==> inputs of fjord <==
==> flow/design.v <==
`timescale 1ns/1ps
`default_nettype none
module half_adder_1(a, b, sum, c_out);
input wire a, b;
output logic sum, c_out;
always_comb begin
  sum = a ^ b; 
  c_out = a & b;
end
endmodule
`timescale 1ns/1ps
`default_nettype none
module full_adder_1(a, b, c_in, sum, c_out);
input wire a, b, c_in;
output logic sum, c_out;
logic a_bar;
logic b_bar;
logic c_in_bar;
always_comb begin
  a_bar = ~a;
  b_bar = ~b;
  c_in_bar = ~c_in;
  sum = (a_bar & b_bar & c_in) | (a_bar & b & c_in_bar) | (a & b_bar & c_in_bar) | (a & b & c_in);
  c_out = (b & c_in) | (a & b) | (a & c_in);
end
endmodule
`timescale 1ns/1ps
`default_nettype none
module full_adder_2(a, b, sum, c_out);
input wire [1:0] a, b;
output logic [1:0] sum;
output logic c_out;
logic half_adder_1_0_c_out;
half_adder_1 HALF_ADDER_1_0 (.a(a[0]), .b(b[0]), .sum(sum[0]), .c_out(half_adder_1_0_c_out));
full_adder_1 FULL_ADDER_1_0 (.a(a[1]), .b(b[1]), .c_in(half_adder_1_0_c_out), .sum(sum[1]), .c_out(c_out));
endmodule
`timescale 1ns/1ps
`default_nettype none
module full_adder_3(a, b, c_in, sum, c_out);
input wire [2:0] a;
input wire b, c_in;
output logic [2:0] sum;
output logic c_out;
logic full_adder_1_0_c_out;
logic full_adder_1_1_c_out;
full_adder_1 FULL_ADDER_1_0 (.a(a[0]), .b(b), .c_in(c_in), .sum(sum[0]), .c_out(full_adder_1_0_c_out));
full_adder_1 FULL_ADDER_1_1 (.a(a[1]), .b(1'b0), .c_in(full_adder_1_0_c_out), .sum(sum[1]), .c_out(full_adder_1_1_c_out));
full_adder_1 FULL_ADDER_1_2 (.a(a[2]), .b(1'b0), .c_in(full_adder_1_1_c_out), .sum(sum[2]), .c_out(c_out));
endmodule
`timescale 1ns/1ps
`default_nettype none
module adder_8_1_bits(a, sum, c_out);
input wire [7:0] a;
output logic [2:0] sum;
output logic c_out;
logic full_adder_1_0_sum, full_adder_1_0_c_out, full_adder_1_1_sum, full_adder_1_1_c_out, full_adder_2_0_c_out;
logic [1:0] full_adder_2_0_sum;
full_adder_1 FULL_ADDER_1_0(.a(a[0]), .b(a[1]), .c_in(a[2]), .sum(full_adder_1_0_sum), .c_out(full_adder_1_0_c_out));
full_adder_1 FULL_ADDER_1_1(.a(a[3]), .b(a[4]), .c_in(a[5]), .sum(full_adder_1_1_sum), .c_out(full_adder_1_1_c_out));
full_adder_2 FULL_ADDER_2_0(.a({full_adder_1_0_c_out, full_adder_1_0_sum}), .b({full_adder_1_1_c_out, full_adder_1_1_sum}), .sum(full_adder_2_0_sum), .c_out(full_adder_2_0_c_out));
full_adder_3 FULL_ADDER_3_0(.a({full_adder_2_0_c_out, full_adder_2_0_sum}), .b(a[6]), .c_in(a[7]), .sum(sum), .c_out(c_out));
endmodule
`timescale 1ns/1ps
`default_nettype none
module comparator(live, neighbors, out);
input wire live;
input wire [2:0] neighbors;
output logic out;
always_comb begin
  out = (live & ~neighbors[2] & neighbors[1] & ~neighbors[0]) | (~neighbors[2] & neighbors[1] & neighbors[0]);
end
endmodule
`default_nettype none
`timescale 1ns/1ps
module conway_cell(clk, rst, ena, state_0, state_d, state_q, neighbors);
input wire clk;
input wire rst;
input wire ena;
input wire state_0;
output logic state_d;  
output logic state_q;
input wire [7:0] neighbors;
logic [2:0] sum;
logic c_out;
adder_8_1_bits ADDER_8_1(
    .a(neighbors),
    .sum(sum),
    .c_out(c_out)
    );
comparator COMPARATOR(
    .live(state_q),
    .neighbors(sum),
    .out(state_d)
    );
always_ff @(posedge clk ) begin
    if (rst == 1) begin
        state_q <= state_0;
    end
    else if (ena == 1) begin
        state_q <= state_d;
    end
end
endmodule
`timescale 1ns/1ps
module decoder_1_to_2(ena, in, out);
input wire ena;
input wire in;
output logic [1:0] out;
logic in_bar;
always_comb begin
  out[1] = in & ena;
  in_bar = ~ in;
  out[0] = in_bar & ena;
end
endmodule
`timescale 1ns/1ps
module decoder_2_to_4(ena, in, out);
input wire ena;
input wire [1:0] in;
output logic [3:0] out;
logic b_bar;
logic [1:0] decoder_0_out;
logic [1:0] decoder_1_out;
decoder_1_to_2 DECODER_0 (.ena(b_bar), .in(in[0]), .out(decoder_0_out[1:0]));
decoder_1_to_2 DECODER_1 (.ena(in[1]), .in(in[0]), .out(decoder_1_out[1:0]));
always_comb begin
    b_bar = ~ in[1];
    out[3] = decoder_1_out[1] & ena;
    out[2] = decoder_1_out[0] & ena;
    out[1] = decoder_0_out[1] & ena;
    out[0] = decoder_0_out[0] & ena;
end
endmodule
`timescale 1ns/1ps
module decoder_3_to_8(ena, in, out);
input wire ena;
input wire [2:0] in;
output logic [7:0] out;
logic c_bar;
logic [3:0] decoder_0_out;
logic [3:0] decoder_1_out;
decoder_2_to_4 DECODER_0 (.ena(c_bar), .in(in[1:0]), .out(decoder_0_out));
decoder_2_to_4 DECODER_1 (.ena(in[2]), .in(in[1:0]), .out(decoder_1_out));
always_comb begin
  c_bar = ~in[2];
  out[7] = decoder_1_out[3] & ena;
  out[6] = decoder_1_out[2] & ena;
  out[5] = decoder_1_out[1] & ena;
  out[4] = decoder_1_out[0] & ena;
  out[3] = decoder_0_out[3] & ena;
  out[2] = decoder_0_out[2] & ena;
  out[1] = decoder_0_out[1] & ena;
  out[0] = decoder_0_out[0] & ena;
end
endmodule
`default_nettype none
`timescale 1ns/1ps
module led_array_driver(ena, x, cells, rows, cols);
parameter N=8;  
parameter ROWS=N;
parameter COLS=N;
input wire ena;
input wire [$clog2(N):0] x;
input wire [N*N-1:0] cells;
output logic [N-1:0] rows;
output logic [N-1:0] cols;
initial begin
  if ((N <= 0) || (N > 8)) begin
    $error("N must be within 0 and 8.");
  end
  if (ROWS != COLS) begin
    $error("Non square led arrays are not supported. (%dx%d)", ROWS, COLS);
  end
  if (ROWS < N) begin
    $error("ROWS/COLS must be >= than the size of the Conway Grid.");
  end
end
wire [N-1:0] x_decoded;
decoder_3_to_8 COL_DECODER(ena, x[$clog2(N)-1:0], x_decoded);
always_comb begin
  cols = x_decoded;
  rows[0] = ~cells[x*ROWS];
  rows[1] = ~cells[x*ROWS + 1];
  rows[2] = ~cells[x*ROWS + 2];
  rows[3] = ~cells[x*ROWS + 3];
  rows[4] = ~cells[x*ROWS + 4];
  rows[5] = ~cells[x*ROWS + 5];
  rows[6] = ~cells[x*ROWS + 6];
  rows[7] = ~cells[x*ROWS + 7];
end
endmodule
`default_nettype none  
module main(clk, buttons, init_cells, leds, rgb, cols, rows);
parameter game_divider = 8;  
parameter display_divider = 2;  
parameter N = 8;  
parameter M = N + 2;  
initial if (N < 3) $error("N has to be >= 3 to make for interesting patterns.");
initial if (M !== (N+2)) $error("M must N+2=%d, not %d", N+2,M);  
input wire clk;
input wire [1:0] buttons;
logic rst; always_comb rst = buttons[0];  
input wire [N*N-1:0] init_cells;  
output logic [1:0] leds;
output logic [2:0] rgb;
output wire [N-1:0] cols;
output wire [N-1:0] rows;
logic [game_divider:0] game_counter;
logic [display_divider:0] display_counter;
logic rst_game; always_comb rst_game = buttons[0] | buttons[1];
logic step_game;
logic [$clog2(N):0] x;
wire [M*M-1:0] bordered_cells_q;  
wire [M*M-1:0] bordered_cells_d; 
logic [M*M-1:0] bordered_cells_0;  
logic [N*N-1:0] cells_q;  
logic [N*N-1:0] cells_0;  
always_comb begin : io_logic 
    leds[0] = buttons[0] ^ buttons[1];
    leds[1] = buttons[0] & buttons[1];
    rgb[0] = ~( buttons[0] & ~buttons[1]);
    rgb[1] = ~(~buttons[0] &  buttons[1]);
    rgb[2] = ~( buttons[0] &  buttons[1]);
end
led_array_driver #(.ROWS(N), .COLS(N), .N(N)) LED_DRIVER (
  .ena(1'b1),
  .cells(cells_q),
  .x(x),
  .rows(rows[N-1:0]),
  .cols(cols[N-1:0])
);
generate
  genvar r;
  for (r = 0; r < M; r = r + 1) begin : init_rows
    if ((r == 0) || (r == M-1)) begin : border_row
      always_comb bordered_cells_0[M*(r+1)-1:M*r] = 0;
    end else begin : inner_row
      always_comb bordered_cells_0[M*(r+1)-1:M*r] = {1'b0, init_cells[N*r-1:N*(r-1)], 1'b0};
    end
  end
endgenerate
function int cell_index(int i, int j);
  cell_index = M*j + i;
endfunction
generate
  genvar i;
  genvar j;
  for (i = 0; i < M; i = i + 1) begin : cells_x
    for (j = 0; j < M; j = j + 1) begin : cells_y
      if ( (i > 0) && (i < (M-1)) && (j > 0) && (j < (M-1)) ) begin
        conway_cell CELL(
          .clk(clk), .rst(rst_game), .ena(step_game),
          .neighbors({
            bordered_cells_q[cell_index(i-1, j-1)],
            bordered_cells_q[cell_index(i-1, j  )],
            bordered_cells_q[cell_index(i-1, j+1)],
            bordered_cells_q[cell_index(i  , j+1)],
            bordered_cells_q[cell_index(i+1, j+1)],
            bordered_cells_q[cell_index(i+1, j  )],
            bordered_cells_q[cell_index(i+1, j-1)],
            bordered_cells_q[cell_index(i  , j-1)]
          }),
          .state_0(bordered_cells_0[cell_index(i, j)]),
          .state_d(bordered_cells_d[cell_index(i, j)]),
          .state_q(bordered_cells_q[cell_index(i, j)])
        );
      end else begin  
        assign bordered_cells_q[cell_index(i,j)] = bordered_cells_0[cell_index(i,j)];
        assign bordered_cells_d[cell_index(i,j)] = 0;
      end
    end
  end
  for (i = 0; i < N; i = i + 1) begin
    always_comb begin
        cells_q[N*(i+1)-1:N*i] = bordered_cells_q[M*(i+2)-2:M*(i+1)+1];
        cells_0[N*(i+1)-1:N*i] = bordered_cells_0[M*(i+2)-2:M*(i+1)+1];
    end
  end
endgenerate
parameter faster_divider = 15;
always_ff @(posedge clk) begin : clocks_and_dividers  
  if (rst) begin
      game_counter <= 0;
      display_counter <= 0;
      x <= 0;
  end
  else begin
      if (game_counter[game_divider]) begin
        game_counter <= 0;
      end
      else begin 
        game_counter <= game_counter + 1;
      end
      if(display_counter[display_divider]) begin
        display_counter <= 0;
        if(x >= (N-1)) begin
          x <= 0;
        end
        else begin
          x <= x + 1;
        end
      end
      else begin
        display_counter <= display_counter + 1;
      end
  end
end  
always_comb step_game = game_counter[game_divider];  
endmodule
`default_nettype wire  
==> flow/run.sh <==
#!/bin/bash
# the make line also repeats each setting of config.mk as NAME=value (left out here)
make -C /OpenROAD-flow-scripts/flow DESIGN_CONFIG=/design/flow/config.mk WORK_HOME=/design/flow/orfs CLKGATE_MAP_FILE= finish
==> flow/config.mk <==
export PLATFORM = sky130hd
export DESIGN_NAME = main
export DESIGN_NICKNAME = main
export VERILOG_FILES = /design/flow/design.v
export SDC_FILE = /design/flow/constraint.sdc
export NUM_CORES = 4
export LEC_CHECK = 0
export ABC_AREA = 1
export CAP_MARGIN = 20
export CORE_MARGIN = 2
export CORE_UTILIZATION = 72
export CTS_CLUSTER_DIAMETER = 92
export CTS_CLUSTER_SIZE = 13
export PLACE_DENSITY_LB_ADDON = 0.27
export SETUP_SLACK_MARGIN = -0.01
export SLEW_MARGIN = 20
==> flow/constraint.sdc <==
create_clock -name core_clock -period 5.7 [get_ports {clk}]
set_input_delay 1.1400 -clock core_clock [delete_from_list [all_inputs] [get_ports {clk}]]
set_output_delay 1.1400 -clock core_clock [all_outputs]
set_load 0.01 [all_outputs]
==> inputs of nickel, as changes to fjord <==
- ABC_AREA: 1 -> default
- CTS_CLUSTER_DIAMETER: 92 -> 80
- CTS_CLUSTER_SIZE: 13 -> default
- PLACE_DENSITY_LB_ADDON: 0.27 -> default
- SETUP_SLACK_MARGIN: -0.01 -> default
==> flow/constraint.sdc (replaced) <==
create_clock -name core_clock -period 3.24 [get_ports {clk}]
set_input_delay 0.6480 -clock core_clock [delete_from_list [all_inputs] [get_ports {clk}]]
set_output_delay 0.6480 -clock core_clock [all_outputs]
set_load 0.01 [all_outputs]
==> inputs of raven, as changes to fjord <==
- ABC_AREA: 1 -> default
- CTS_CLUSTER_DIAMETER: 92 -> 396
- CTS_CLUSTER_SIZE: 13 -> 99
- PLACE_DENSITY: default -> 0.6
- PLACE_DENSITY_LB_ADDON: 0.27 -> default
- SETUP_SLACK_MARGIN: -0.01 -> default
==> flow/constraint.sdc (replaced) <==
create_clock -name core_clock -period 6.46 [get_ports {clk}]
set_input_delay 1.2920 -clock core_clock [delete_from_list [all_inputs] [get_ports {clk}]]
set_output_delay 1.2920 -clock core_clock [all_outputs]
set_load 0.01 [all_outputs]
==> qor summary <==
| item | raven | nickel | fjord |
|---|---|---|---|
| Result of the run | timing/DRC/antenna clean | timing/DRC/antenna clean | timing/DRC/antenna clean |
| Share of the synthesized area in the top cell type | 32.85% | 32.85% | 33.01% |
| Number of non-clock inverters in the layout | 370 | 370 | 353 |
| Count of unique library cells instantiated by Yosys | 40 | 40 | 28 |
| Non-Clock Buffer Count | 90 | 161 | 92 |
| Final design area excluding fillers | 0.01331 sq mm | 0.01390 sq mm | 0.01314 sq mm |
| Multi-input combinational area share | 61.57% | 58.95% | 61.49% |
| Amount of wire on met2 after detailed routing | 12.41 mm | 12.94 mm | 13.33 mm |
| Global-route track usage on met1 | 37.00% | 39.35% | 41.40% |
| Endpoint of the worst register-to-register path | cells_x[6].cells_y[6].genblk1.CELL.state_q | cells_x[5].cells_y[6].genblk1.CELL.state_q | cells_x[6].cells_y[7].genblk1.CELL.state_q |
| Met2 demand-to-capacity share in global routing | 52.56% | 54.58% | 54.75% |
| Global-route wire length before repair | 40.57 mm | 41.98 mm | 44.64 mm |
| Adder-cell area share of the yosys netlist | 48.66% | 48.66% | 48.91% |
| Number of filler cells placed in the layout | 1031 | 946 | 988 |
| Vertical die dimension | 132.8 microns | 132.8 microns | 132.5 microns |
| Maximum fanout along the worst path | 12 | 6 | 25 |
| # Taps | 220 | 220 | 216 |
| CP Capture Point | leds[0] | cells_x[5].cells_y[6].genblk1.CELL.state_q | rows[4] |
| Area after DPL | 0.01300 sq mm | 0.01355 sq mm | 0.01284 sq mm |
| Chip footprint | 0.01764 sq mm | 0.01764 sq mm | 0.01755 sq mm |
| Combinational cell area excluding buffers and inverters | 0.008197 sq mm | 0.008192 sq mm | 0.008080 sq mm |
| Clock buf count | 11 | 11 | 10 |
| Met3 Routed Length | 917 microns | 1.016 mm | 1.968 mm |
